Design hopselection, start of the top module:
module hopselection(
clk_6M, rstz, p_033us,
regi_isMaster,
ps_pagerespTO,
fk_page,
scancase,
m_half_tslot_p,
connsnewslave, connsnewmaster,
txbit_period, rxbit_period,
fkset_p,   
psackfhs, pagetxfhs, pagetmp, pagerxackfhs ,
corre_threshold,
psrxfhs_succ_p,
psrxfhs,
pstxid,
m_tslot_p, ms_tslot_p,
ps_N_incr_p,
pageAB_2Npage_count, 
Atrain,
regi_interlace_offset, regi_page_k_nudge,
regi_AFH_mode,
regi_AFH_N, regi_AFH_channel_map,
ps, gips, is, giis, page, inquiry, mpr, spr, ir, conns,
prs_clock_frozen, prm_clock_frozen,
CLK, CLKE, CLKN, BD_ADDR,
counter_isFHS,
fk,
fk_chg_p, fk_chg_p_ff,
fk_pstxid
);
Settings: LEC_CHECK=0, ABC_AREA=1, CAP_MARGIN=20, CORE_MARGIN=2, CORE_UTILIZATION=72, CTS_CLUSTER_DIAMETER=260, CTS_CLUSTER_SIZE=98, PLACE_DENSITY=0.42, SLEW_MARGIN=20; clock period 14.6 ns.
run.sh (not shown) runs the stock make flow with config.mk's settings and CLKGATE_MAP_FILE=.
The baseline stopped in 5_1_grt.
Change:
ABC_AREA = unset   (was 1)
CORE_UTILIZATION = 43   (was 72)
CTS_CLUSTER_DIAMETER = unset   (was 260)
CTS_CLUSTER_SIZE = unset   (was 98)
PLACE_DENSITY = 0.6   (was 0.42)
clock period = 23.1 ns   (was 14.6 ns; I/O delays follow)
This time the run finished clean.
Die size grows by 69%.
Synthesized cell count fell by 22%.
Synthesized area goes up by about 1.9%.
Change:
CORE_UTILIZATION = 58   (was 43)
PLACE_DENSITY = unset   (was 0.6)
clock period = 12.8 ns   (was 23.1 ns; I/O delays follow)
What happened: The new run completed and failed the layout checks on negative setup slack; cell area went up by about a fifth; clock power went up by well over a third; sequential share of layout area went down by 3.1 points; count of clock-buffer cells in the layout does not change; core utilization went up by 32 points; synthesized area is unchanged; critical path depth went up by 12.

P:
Starting RTL as in the previous note.
## hopselection
module hopselection(
clk_6M, rstz, p_033us,
regi_isMaster,
ps_pagerespTO,
fk_page,
scancase,
m_half_tslot_p,
connsnewslave, connsnewmaster,
txbit_period, rxbit_period,
fkset_p,   
psackfhs, pagetxfhs, pagetmp, pagerxackfhs ,
corre_threshold,
psrxfhs_succ_p,
psrxfhs,
pstxid,
m_tslot_p, ms_tslot_p,
ps_N_incr_p,
pageAB_2Npage_count, 
Atrain,
regi_interlace_offset, regi_page_k_nudge,
regi_AFH_mode,
regi_AFH_N, regi_AFH_channel_map,
ps, gips, is, giis, page, inquiry, mpr, spr, ir, conns,
prs_clock_frozen, prm_clock_frozen,
CLK, CLKE, CLKN, BD_ADDR,
counter_isFHS,
fk,
fk_chg_p, fk_chg_p_ff,
fk_pstxid
);
Settings: LEC_CHECK=0, ABC_AREA=1, CAP_MARGIN=10, CORE_MARGIN=2, CORE_UTILIZATION=72, CTS_CLUSTER_DIAMETER=398, CTS_CLUSTER_SIZE=52, PLACE_DENSITY=0.6, SETUP_SLACK_MARGIN=3.84, SLEW_MARGIN=20; clock period 13.2 ns.
P failed in clock tree synthesis with DPL-0033.
Modified inputs, Q compared to P
- changing CAP_MARGIN from 10 to 20
- changing CORE_UTILIZATION from 72 to 40
- removing CTS_CLUSTER_DIAMETER (formerly 398)
- removing ABC_AREA (formerly 1)
- removing CTS_CLUSTER_SIZE (formerly 52)
- removing SETUP_SLACK_MARGIN (formerly 3.84)
- changing the clock period (ns, I/O delays scaled along) from 13.2 to 25.0
### Flow results
Q has completed all stages; timing, DRC and antenna checks passed.
Changes observed in Q relative to P: synthesized net count -19%; number of different library cells in the post-synthesis netlist +35.
| die area | higher: Q |
The following lists how R was set up differently from Q:
- CORE_MARGIN changed from 2 to 7
- PLACE_DENSITY changed from 0.6 to 0.35
- CTS_CLUSTER_SIZE newly set to 34
- CTS_CLUSTER_DIAMETER newly set to 328
- CELL_PAD_IN_SITES_GLOBAL_PLACEMENT newly set to 2
- SETUP_SLACK_MARGIN newly set to -1.83
- CORE_UTILIZATION changed from 40 to 45
==> results <==
The worst slack after detailed placement in R sits 190 ps above the value recorded for Q.
Higher area added between synthesis and finish goes to Q over R.
Delta (R minus Q): data arrival time of the critical path now sits lower; number of DRC markers in iteration 0 increased 203; post-layout net count level.
Relative to Q, the time the final worst path needs with I/O delays and setup of R is lower by 44 ps.
Wire length of the first global-routing pass: R > Q
R does better than Q on final area.
Changes in S relative to R:
- PLACE_DENSITY_LB_ADDON now 0.3, previously not set
- CORE_UTILIZATION now 40, was 45
- PLACE_DENSITY no longer set, was 0.35
- CTS_CLUSTER_DIAMETER now 270, was 328
- CORE_ASPECT_RATIO now 0.5, previously not set
- CELL_PAD_IN_SITES_GLOBAL_PLACEMENT now 3, was 2
- SETUP_SLACK_MARGIN now -1.01, was -1.83
- CORE_MARGIN now 9, was 7
- CTS_CLUSTER_SIZE now 45, was 34
- TNS_END_PERCENT now 15, previously not set
==> results <==
Changes observed in S relative to R: count of antenna diodes in the layout has decreased; clock share of power has decreased; final worst-path cycle share has increased; tightest slew margin relative to the limit has increased.
S went all the way through synthesis, placement and routing and the layout is clean on timing, DRC and antenna.

Setup of the reference run:
hopselection again, from the RTL that the note above started with.
// hopselection
module hopselection(
clk_6M, rstz, p_033us,
regi_isMaster,
ps_pagerespTO,
fk_page,
scancase,
m_half_tslot_p,
connsnewslave, connsnewmaster,
txbit_period, rxbit_period,
fkset_p,   
psackfhs, pagetxfhs, pagetmp, pagerxackfhs ,
corre_threshold,
psrxfhs_succ_p,
psrxfhs,
pstxid,
m_tslot_p, ms_tslot_p,
ps_N_incr_p,
pageAB_2Npage_count, 
Atrain,
regi_interlace_offset, regi_page_k_nudge,
regi_AFH_mode,
regi_AFH_N, regi_AFH_channel_map,
ps, gips, is, giis, page, inquiry, mpr, spr, ir, conns,
prs_clock_frozen, prm_clock_frozen,
CLK, CLKE, CLKN, BD_ADDR,
counter_isFHS,
fk,
fk_chg_p, fk_chg_p_ff,
fk_pstxid
);
Settings: LEC_CHECK=0, CAP_MARGIN=20, CORE_MARGIN=2, CORE_UTILIZATION=66, CTS_CLUSTER_DIAMETER=238, MAX_ROUTING_LAYER=met4, PLACE_DENSITY=0.6, SLEW_MARGIN=20, TNS_END_PERCENT=5; clock period 16.2 ns.
The reference run finished all stages; however, its layout fails the closing checks, the failures being setup timing.
#### Input delta (the trial run over the reference run)
Settings: MAX_ROUTING_LAYER removed (was met4); TNS_END_PERCENT removed (was 5); HOLD_SLACK_MARGIN newly set to 0.28; PLACE_DENSITY removed (was 0.6); ABC_AREA newly set to 1; CTS_CLUSTER_DIAMETER changed from 238 to 226; the clock period (ns, I/O delays scaled along) changed from 16.2 to 12.8.
Findings:
[flow] the trial run | stages: complete | final checks: fail | reason: setup timing
No crash in the reference run: every stage finished, but the layout fails its final checks due to setup timing.
Changes observed in the trial run relative to the reference run: slew at the pin closest to its max-slew limit moved up; via count of the first global-routing pass moved up; mean number of vias per cell level.
Between the trial run and the reference run, relative contribution of combinational cells to total power is lower for the reference run, the trial run comes in above that.
Core utilization before placement sits lower in the trial run than in the reference run.
A slowest cell on the critical path of fa_2 is what the trial run shows, while fa_1 belongs to the reference run.
Compared with the reference run, the trial run shows a number of unique standard cell types used by synthesis that is 37% lower.
Of the trial run and the reference run, the run reporting the lower sequential share of layout area was the trial run.
Going from the reference run to the trial run, clock-cell share of area now smaller; part of the total power dissipated in the clock network went down by 1.1 points; routed wire length now sits higher.
On total via count after detailed routing: between the trial run and the reference run, it ends up lower for the reference run.

Starting RTL as in the previous note.
export LEC_CHECK = 0
export ABC_AREA = 1
export CAP_MARGIN = 20
export CORE_MARGIN = 2
export CORE_UTILIZATION = 71
export CTS_CLUSTER_DIAMETER = 50
export CTS_CLUSTER_SIZE = 40
export HOLD_SLACK_MARGIN = 0.28
export SLEW_MARGIN = 20
create_clock -name core_clock -period 12.8 [get_ports {clk_6M}]
The first run failed in global routing, error GRT-0116.
Edit:
Settings changed: CORE_UTILIZATION 71 to 62, CTS_CLUSTER_DIAMETER 50 to unset, CTS_CLUSTER_SIZE 40 to 98, HOLD_SLACK_MARGIN 0.28 to unset, PLACE_DENSITY set to 0.6.
Clock period 12.8 ns to 30.4 ns, I/O delays scaled along.
What happened: This time the run completed with no timing, DRC or antenna violations; die size rose by about 14%; synthesized area stays the same; synthesized cell count is unchanged.
Edit:
Settings changed: CORE_UTILIZATION 62 to 69, CTS_CLUSTER_DIAMETER set to 260, PLACE_DENSITY 0.6 to 0.37.
Clock period 30.4 ns to 14.7 ns, I/O delays scaled along.
Now the flow aborted during global routing.
Synthesized cell count is unchanged.
Area after synthesis stays the same.
Die size falls by roughly a tenth.

== the previous run ==
Starting RTL as in the previous note.
==> flow/design.v (excerpt) <==
module hopselection(
clk_6M, rstz, p_033us,
regi_isMaster,
ps_pagerespTO,
fk_page,
scancase,
m_half_tslot_p,
connsnewslave, connsnewmaster,
txbit_period, rxbit_period,
fkset_p,   
psackfhs, pagetxfhs, pagetmp, pagerxackfhs ,
corre_threshold,
psrxfhs_succ_p,
psrxfhs,
pstxid,
m_tslot_p, ms_tslot_p,
ps_N_incr_p,
pageAB_2Npage_count, 
Atrain,
regi_interlace_offset, regi_page_k_nudge,
regi_AFH_mode,
regi_AFH_N, regi_AFH_channel_map,
ps, gips, is, giis, page, inquiry, mpr, spr, ir, conns,
prs_clock_frozen, prm_clock_frozen,
CLK, CLKE, CLKN, BD_ADDR,
counter_isFHS,
fk,
fk_chg_p, fk_chg_p_ff,
fk_pstxid
);
clock: 13.6 ns
lec_check: 0
cap_margin: 10
core_margin: 2
core_utilization: 72
cts_cluster_size: 52
place_density: 0.6
setup_slack_margin: 3.84
slew_margin: 20
4_1_cts: the previous run exited with error
Relative to the previous run, the following input files were edited for the current run:
Settings: CTS_CLUSTER_SIZE changed from 52 to 14; CORE_UTILIZATION changed from 72 to 69; CAP_MARGIN changed from 10 to 20; PLACE_DENSITY removed (was 0.6); SETUP_SLACK_MARGIN removed (was 3.84); the clock period (ns, I/O delays scaled along) changed from 13.6 to 13.9.
Notes after the runs:
Relative to the previous run, the current run improves half-perimeter wire length of the detailed placement result.
Diff the previous run -> the current run: last weighted congestion value of the routability-driven placer saw a decrease, vertical die size shows an increase of 3.4 um.
Area reported by Yosys stat essentially unchanged between the current run and the previous run.
Relative to the previous run, worst slack after detailed placement has gone up in the current run.
In the reports for the current run and the previous run, the smaller area of the die belongs to the previous run.
The current run and the previous run: no clean run
5_1_grt: the current run exited with error
Placed instance area: the previous run vs the current run, no meaningful difference

## ember
hopselection again, from the RTL that the note above started with.
Settings: LEC_CHECK=0, CAP_MARGIN=35, CELL_PAD_IN_SITES_GLOBAL_PLACEMENT=3, CORE_ASPECT_RATIO=0.5, CORE_MARGIN=9, CORE_UTILIZATION=39, CTS_CLUSTER_DIAMETER=270, CTS_CLUSTER_SIZE=45, HOLD_SLACK_MARGIN=0.26, PLACE_DENSITY_LB_ADDON=0.3, SETUP_SLACK_MARGIN=-1.01, SLEW_MARGIN=20, TNS_END_PERCENT=15; clock period 25.0 ns.
Both conditions hold for ember: the flow ran to the end and the final layout passed the timing, DRC and antenna checks.
Edits applied to the flow inputs when going from ember to juniper:
Settings: CELL_PAD_IN_SITES_GLOBAL_PLACEMENT changed from 3 to 0; CAP_MARGIN changed from 35 to 40; HOLD_SLACK_MARGIN removed (was 0.26); CORE_UTILIZATION changed from 39 to 59.
Findings:
No stage failed in juniper, and the final checks on the layout all came back clean.
Chip area from the yosys synthesis statistics: juniper vs ember, no meaningful difference
Diff ember -> juniper | first-pass GRT wire length | decrease of about 4%
Run comparison: juniper highest layer used for signal routing met5; ember highest layer used for signal routing met4
Data arrival time of the worst path up 0.02 ns in juniper wrt ember
Sequential cell count of the final layout came out exactly the same in juniper and ember.
Taking ember as the reference, in juniper total power grew by 1.5%, clock skew after layout went down 0.0050 ns.
Here is what was changed in the inputs of indigo compared with juniper.
Settings: a deleted PLACE_DENSITY_LB_ADDON that had been 0.3; a change of CORE_UTILIZATION from 59 to 40; a deleted TNS_END_PERCENT that had been 15; a change of CORE_MARGIN from 9 to 2; a deleted CELL_PAD_IN_SITES_GLOBAL_PLACEMENT that had been 0; a deleted CORE_ASPECT_RATIO that had been 0.5; a deleted CTS_CLUSTER_DIAMETER that had been 270; an added PLACE_DENSITY of 0.85; a change of CTS_CLUSTER_SIZE from 45 to 83; a deleted SETUP_SLACK_MARGIN that had been -1.01; a change of CAP_MARGIN from 40 to 20.
- indigo ran to completion and came out clean on the timing, DRC and antenna checks.
- Summary: post-DP HPWL, indigo worse than juniper
- indigo and juniper ended up with nearly the same sequential power.
- Any difference in sequential share of layout area between juniper and indigo is small enough to ignore.
- indigo reports a lower hold slack than juniper does.

Setup of job 191:
hopselection again, from the RTL that the note above started with.
==> flow/config.mk <==
export PLATFORM = sky130hd
export DESIGN_NAME = hopselection
export DESIGN_NICKNAME = hopselection
export VERILOG_FILES = /design/flow/design.v
export SDC_FILE = /design/flow/constraint.sdc
export NUM_CORES = 4
export LEC_CHECK = 0
export ABC_AREA = 1
export CAP_MARGIN = 20
export CORE_MARGIN = 2
export CORE_UTILIZATION = 69
export CTS_CLUSTER_DIAMETER = 260
export CTS_CLUSTER_SIZE = 98
export PLACE_DENSITY = 0.38
export SLEW_MARGIN = 20
==> flow/constraint.sdc <==
create_clock -name core_clock -period 14.6 [get_ports {clk_6M}]
set_input_delay 2.9200 -clock core_clock [delete_from_list [all_inputs] [get_ports {clk_6M}]]
set_output_delay 2.9200 -clock core_clock [all_outputs]
set_load 0.01 [all_outputs]
The flow ended early for job 191: it failed with a tool error in global routing.
The following lists how job 2515 was set up differently from job 191:
- changing CORE_UTILIZATION from 69 to 66
- removing PLACE_DENSITY (formerly 0.38)
- removing CTS_CLUSTER_SIZE (formerly 98)
- changing CTS_CLUSTER_DIAMETER from 260 to 232
- removing ABC_AREA (formerly 1)
- changing the clock period (ns, I/O delays scaled along) from 14.6 to 15.1
## What came out
Looking at the logs for job 2515 and job 191, the single run that did not finish was job 191. Job 2515 finished all stages; however, its layout fails the closing checks, the failures being setup timing. Lower yosys stat chip area among job 2515 and job 191: job 191. Compare job 2515 and job 191 | synthesized area higher: job 2515. Job 2515 against job 191; area of the core is up by a few percent. Simple-gate share of the synthesized area came out lower on job 2515 than on job 191. Job 2515 vs job 191, vertical die size went up by 3.1%. Multiplexer share of the synthesized area up 14 points in job 2515 wrt job 191. Weighted congestion reported at the end of routability-driven placement: job 2515 < job 191. Job 191 → job 2515: number of instances in the synthesized netlist shrank by 560; die area now sits higher; yosys stat cell total now smaller.
#### Input delta (job 1626 over job 2515)
- putting CTS_CLUSTER_SIZE at 99 where nothing was set
- clearing CTS_CLUSTER_DIAMETER, which used to be 232
- putting PLACE_DENSITY at 0.6 where nothing was set
- swapping 66 for 52 in CORE_UTILIZATION
- swapping 15.1 for 21.1 in the clock period (ns, I/O delays scaled along)
[summary]
Looking at the reports, job 1626 completed the entire flow and the layout it produced met the timing, DRC and antenna checks.
Relative to job 2515, total placed cells including tap cells decreased by about 3.5% in job 1626.
For job 1626, the critical path endpoint was fk[2], unlike job 2515, where it was fk[5].
Changes observed in job 1626 relative to job 2515: routed wire length -27%, minimum setup slack in the final design +3.14 ns.
Summary of the comparison: share of power burned in the clock network is higher in job 1626, relative to job 2515.
Setup changes, job 1626 to job 9108
- putting SETUP_SLACK_MARGIN at 1.15 where nothing was set
- swapping 52 for 72 in CORE_UTILIZATION
- swapping 20 for 15 in CAP_MARGIN
- putting ABC_AREA at 1 where nothing was set
- putting CTS_CLUSTER_DIAMETER at 142 where nothing was set
==> comparison <==
The power dissipated in combinational cells in job 9108 sits about 4% below the value recorded for job 1626. Placed cell area (lower): job 9108. Job 9108 has clock buffer count below what job 1626 had. What job 9108 reported for via total after detailed routing has to be multiplied by 0.804 to get the figure for job 1626. Job 9108: critical path depth is 15% higher than what job 1626 reported. Comparing job 1626 against job 9108, there is no change at all in H-tree depth. Relative to job 1626, design internal power decreased by 0.00016 W in job 9108. Job 9108 vs. job 1626: placeable core area went down; synthesized cell count went up.
Power figures rest on the tool's default switching activity, not on a simulated workload.
